==> inputs of run a <==
==> flow/design.v <==
module alu(
    output[16 - 1:0] data_out,
	 output 							  valid_out,
	 output 							  cmd_out,
	 input [16 - 1:0] data_in,
	 input 							  valid_in,
	 input 							  cmd_in,
	 output 									 amm_read,
	 output[8 - 1:0] amm_address,
	 input [8 - 1:0] amm_readdata,
	 input 									 amm_waitrequest,
	 input[1:0] 							 amm_response,
	 input clk,
	 input rst_n
    );
	reg[2:0] state;
	reg[5:0] nof_operands; 				 
	reg[3:0] opcode; 						 
	reg[7:0] operand[0:63];				 
	reg error;								 
	reg[11:0] result;						 
	reg[5:0] last_index;					 
	reg[5:0] current_index;				 
	reg[5:0] nof;							 
	reg      first_indirect;			 
	reg[7:0] shiftop1, shiftop2;
	wire[1:0] mod = data_in[9:8];		 
	wire[7:0] operand_dir = data_in[7:0];
	wire[7:0] cur_address = operand[current_index];
	wire      bad_address = (cur_address > 'h0F && cur_address < 'h30) || (cur_address > 'h7F && cur_address < 'hA0);
	wire      payload_beat = valid_in && !cmd_in;
	always @(posedge clk) begin
		if(!rst_n) begin
			state <= 3'd0;
		end
		else begin
		case(state)
			3'd0: begin
						if(cmd_in == 1 && valid_in == 1) begin
							opcode <= data_in[11:8];
							nof_operands <= data_in[5:0];
							nof <= data_in[5:0];
							last_index <= 0;
							current_index <= 0;
							first_indirect <= 0;
							shiftop1 <= 0;
							shiftop2 <= 0;
							error <= 0;
							result <= (data_in[11:8] == 1) ? 12'hFFF : 12'h000;
							state <= 3'd1;
							if(data_in[5:0] == 0) begin
								error <= 1;
								state <= 3'd2;
							end
							if(data_in[5:0] != 1 && (data_in[11:8] == 4 || data_in[11:8] == 5 || data_in[11:8] == 6 || data_in[11:8] == 7)) begin
								error <= 1;
								state <= 3'd2;
							end
							if(data_in[5:0] != 2 && (data_in[11:8] == 8 || data_in[11:8] == 9))
								error <= 1;
						end
			end
			3'd1: begin
						if(payload_beat) begin
							if(mod == 2'b00) begin
								case(opcode)
									0: result <= result + operand_dir;
									1: result <= result & operand_dir;
									2:  result <= result | operand_dir;
									3: result <= result ^ operand_dir;
									4: result <= ~{4'b0, operand_dir};
									5: result <= operand_dir + 12'd1;
									6: result <= operand_dir - 12'd1;
									7: result <= ~{4'b0, operand_dir} + 12'd1;
									8, 9: begin
										if(nof == nof_operands) shiftop1 <= operand_dir;
										else shiftop2 <= operand_dir;
									end
									default: ;
								endcase
							end
							if(mod == 2'b01) begin
								operand[last_index] <= operand_dir;
								last_index <= last_index + 1;
								if(nof == nof_operands) first_indirect <= 1;
							end
							nof <= nof - 1;
							if(nof == 1) begin
								if(error || (last_index == 0 && mod != 2'b01))
									state <= 3'd2;
								else
									state <= 3'd4;
							end
						end
			end
			3'd4: begin
				if(bad_address) begin
					error <= 1;
					state <= 3'd2;
				end
				else if(amm_waitrequest == 0) begin
					if(amm_response != 2'b00) begin
						error <= 1;
						state <= 3'd2;
					end
					else begin
						current_index <= current_index + 1;
						case(opcode)
							0: result <= result + amm_readdata;
							1: result <= result & amm_readdata;
							2:  result <= result | amm_readdata;
							3: result <= result ^ amm_readdata;
							4: result <= ~{4'b0, amm_readdata};
							5: result <= amm_readdata + 12'd1;
							6: result <= amm_readdata - 12'd1;
							7: result <= ~{4'b0, amm_readdata} + 12'd1;
							8, 9: begin
								if(first_indirect && current_index == 0) shiftop1 <= amm_readdata;
								else shiftop2 <= amm_readdata;
							end
							default: ;
						endcase
						if(current_index + 1 == last_index)
							state <= 3'd2;
					end
				end
			end
			3'd2: state <= 3'd3;
			default: state <= 3'd0;
		endcase
		end
	end
	reg[16 - 1:0]  		reg_data_out;
	reg 							  		reg_valid_out;
	reg 							  		reg_cmd_out;
	reg[11:0]                     final_result;
	always @(*) begin
		final_result = result;
		if(opcode == 4 || opcode == 7)
			final_result = {4'b0, result[7:0]};
		if(opcode == 8)
			final_result = {4'b0, shiftop1} >> shiftop2;
		if(opcode == 9)
			final_result = {4'b0, shiftop1 << shiftop2};
		if(error == 1)
			final_result = 12'hBAD;
		reg_data_out = 0;
		reg_valid_out = 0;
		reg_cmd_out = 0;
		if(state == 3'd2) begin
			reg_data_out[4] = error;
			reg_data_out[3:0] = opcode;
			reg_valid_out = 1;
			reg_cmd_out = 1;
		end
		if(state == 3'd3) begin
			reg_data_out[11:0] = final_result;
			reg_valid_out = 1;
		end
	end
	assign data_out = reg_data_out;
	assign valid_out = reg_valid_out;
	assign cmd_out = reg_cmd_out;
	assign amm_address = cur_address;
	assign amm_read = (state == 3'd4) && !bad_address;
endmodule
==> flow/run.sh <==
#!/bin/bash
# the make line also repeats each setting of config.mk as NAME=value (left out here)
make -C /OpenROAD-flow-scripts/flow DESIGN_CONFIG=/design/flow/config.mk WORK_HOME=/design/flow/orfs CLKGATE_MAP_FILE= finish
==> flow/config.mk <==
export PLATFORM = sky130hd
export DESIGN_NAME = alu
export DESIGN_NICKNAME = alu
export VERILOG_FILES = /design/flow/design.v
export SDC_FILE = /design/flow/constraint.sdc
export NUM_CORES = 4
export LEC_CHECK = 0
export ABC_AREA = 1
export CAP_MARGIN = 20
export CORE_MARGIN = 2
export CORE_UTILIZATION = 71
export CTS_CLUSTER_DIAMETER = 371
export CTS_CLUSTER_SIZE = 10
export PLACE_DENSITY = 0.6
export SETUP_SLACK_MARGIN = 0.72
export SLEW_MARGIN = 20
==> flow/constraint.sdc <==
create_clock -name core_clock -period 3.95 [get_ports {clk}]
set_input_delay 0.7900 -clock core_clock [delete_from_list [all_inputs] [get_ports {clk}]]
set_output_delay 0.7900 -clock core_clock [all_outputs]
set_load 0.01 [all_outputs]
==> inputs of run b, as changes to run a <==
Settings changed: CORE_UTILIZATION 71 to 72, CTS_CLUSTER_DIAMETER 371 to unset, SETUP_SLACK_MARGIN 0.72 to unset.
==> inputs of run c, as changes to run a <==
Settings changed: ABC_AREA 1 to unset, CORE_ASPECT_RATIO set to 0.91, CORE_UTILIZATION 71 to 72, CTS_CLUSTER_DIAMETER 371 to unset, CTS_CLUSTER_SIZE 10 to unset, SETUP_SLACK_MARGIN 0.72 to unset.
==> flow/constraint.sdc (replaced) <==
create_clock -name core_clock -period 7.64 [get_ports {clk}]
set_input_delay 1.5280 -clock core_clock [delete_from_list [all_inputs] [get_ports {clk}]]
set_output_delay 1.5280 -clock core_clock [all_outputs]
set_load 0.01 [all_outputs]
==> inputs of run d, as changes to run a <==
Settings changed: ABC_AREA 1 to unset, CORE_UTILIZATION 71 to 40, CTS_CLUSTER_DIAMETER 371 to unset, CTS_CLUSTER_SIZE 10 to unset, SETUP_SLACK_MARGIN 0.72 to unset.
==> flow/constraint.sdc (replaced) <==
create_clock -name core_clock -period 7.02 [get_ports {clk}]
set_input_delay 1.4040 -clock core_clock [delete_from_list [all_inputs] [get_ports {clk}]]
set_output_delay 1.4040 -clock core_clock [all_outputs]
set_load 0.01 [all_outputs]
==> CHANGELOG.md <==
## Implementation

- Outcome: complete, no violations
- Sequential Power Share: between 50% and 60%
- Simple-Gate Area Share: 7.35%
- Final wirelength: 68,600 um
- Unrepaired setup endpoints after global routing: false
- Fill cells: 5,711
- Cell area power density: between 200 and 300 nW/um2
- Worst reg2reg setup slack: 1990 ps
- Post-Synth Adder-Cell Area: 2.22%
- Met1 Use GR: around 29%
- FP Core Util: 40.5%
- Final period util: between 80% and 90%
- Post-placement cell count: 2,579
- Global-route met2 utilization: a little under a third
- Die span in x: ~260 um
- DR iter-0 viols: 1,934
- Die area: approximately 69,000 um2
# the run above: run d

==> CHANGELOG.md <==
## Implementation

- Outcome: finished with violations
- Blocking Checks: negative setup slack
- Final wirelength: about 100,000 um
- Post-Synth Adder-Cell Area: 2.17%
- Final Setup Violations: 5
- Met1 Use GR: 54.5%
- Post-route worst setup slack: -334 ps
- Die area: approximately 40,000 um2
- Sequential Power Share: between 40% and 50%
- Fill cells: 1,560
- Unrepaired setup endpoints after global routing: true
- Cell area power density: 439 nW/um2
- FP Core Util: 72.1%
- Post-placement cell count: 3,162
- Global-route met2 utilization: a little over two thirds
- Die span in x: around 200 um
# the run above: run a

==> CHANGELOG.md <==
## Implementation

- Met1 Use GR: roughly 51%
- Global-route met2 utilization: 69.8%
- Blocking Checks: negative setup slack
- Simple-Gate Area Share: a little under a fifth
- Final period util: 101%
- Final Setup Violations: 1
- Cell area power density: ~440 nW/um2
- FP Core Util: 72.6%
- Worst reg2reg setup slack: ~90 ps
- Post-route worst setup slack: -27.7 ps
- Outcome: finished with violations
- Final wirelength: 85,200 um
- Die span in x: between 150 and 200 um
- Post-placement cell count: around 3,200
# the run above: run b

==> CHANGELOG.md <==
## Implementation

- Simple-Gate Area Share: under 10%
- Global-route met2 utilization: approximately three fifths
- Fill cells: roughly 1,800
- Post-placement cell count: 2,185
- Die area: between 30,000 and 40,000 um2
- Outcome: complete, no violations
- Unrepaired setup endpoints after global routing: false
- Cell area power density: roughly 230 nW/um2
# the run above: run c

Power is estimated from default activity; no workload was simulated.
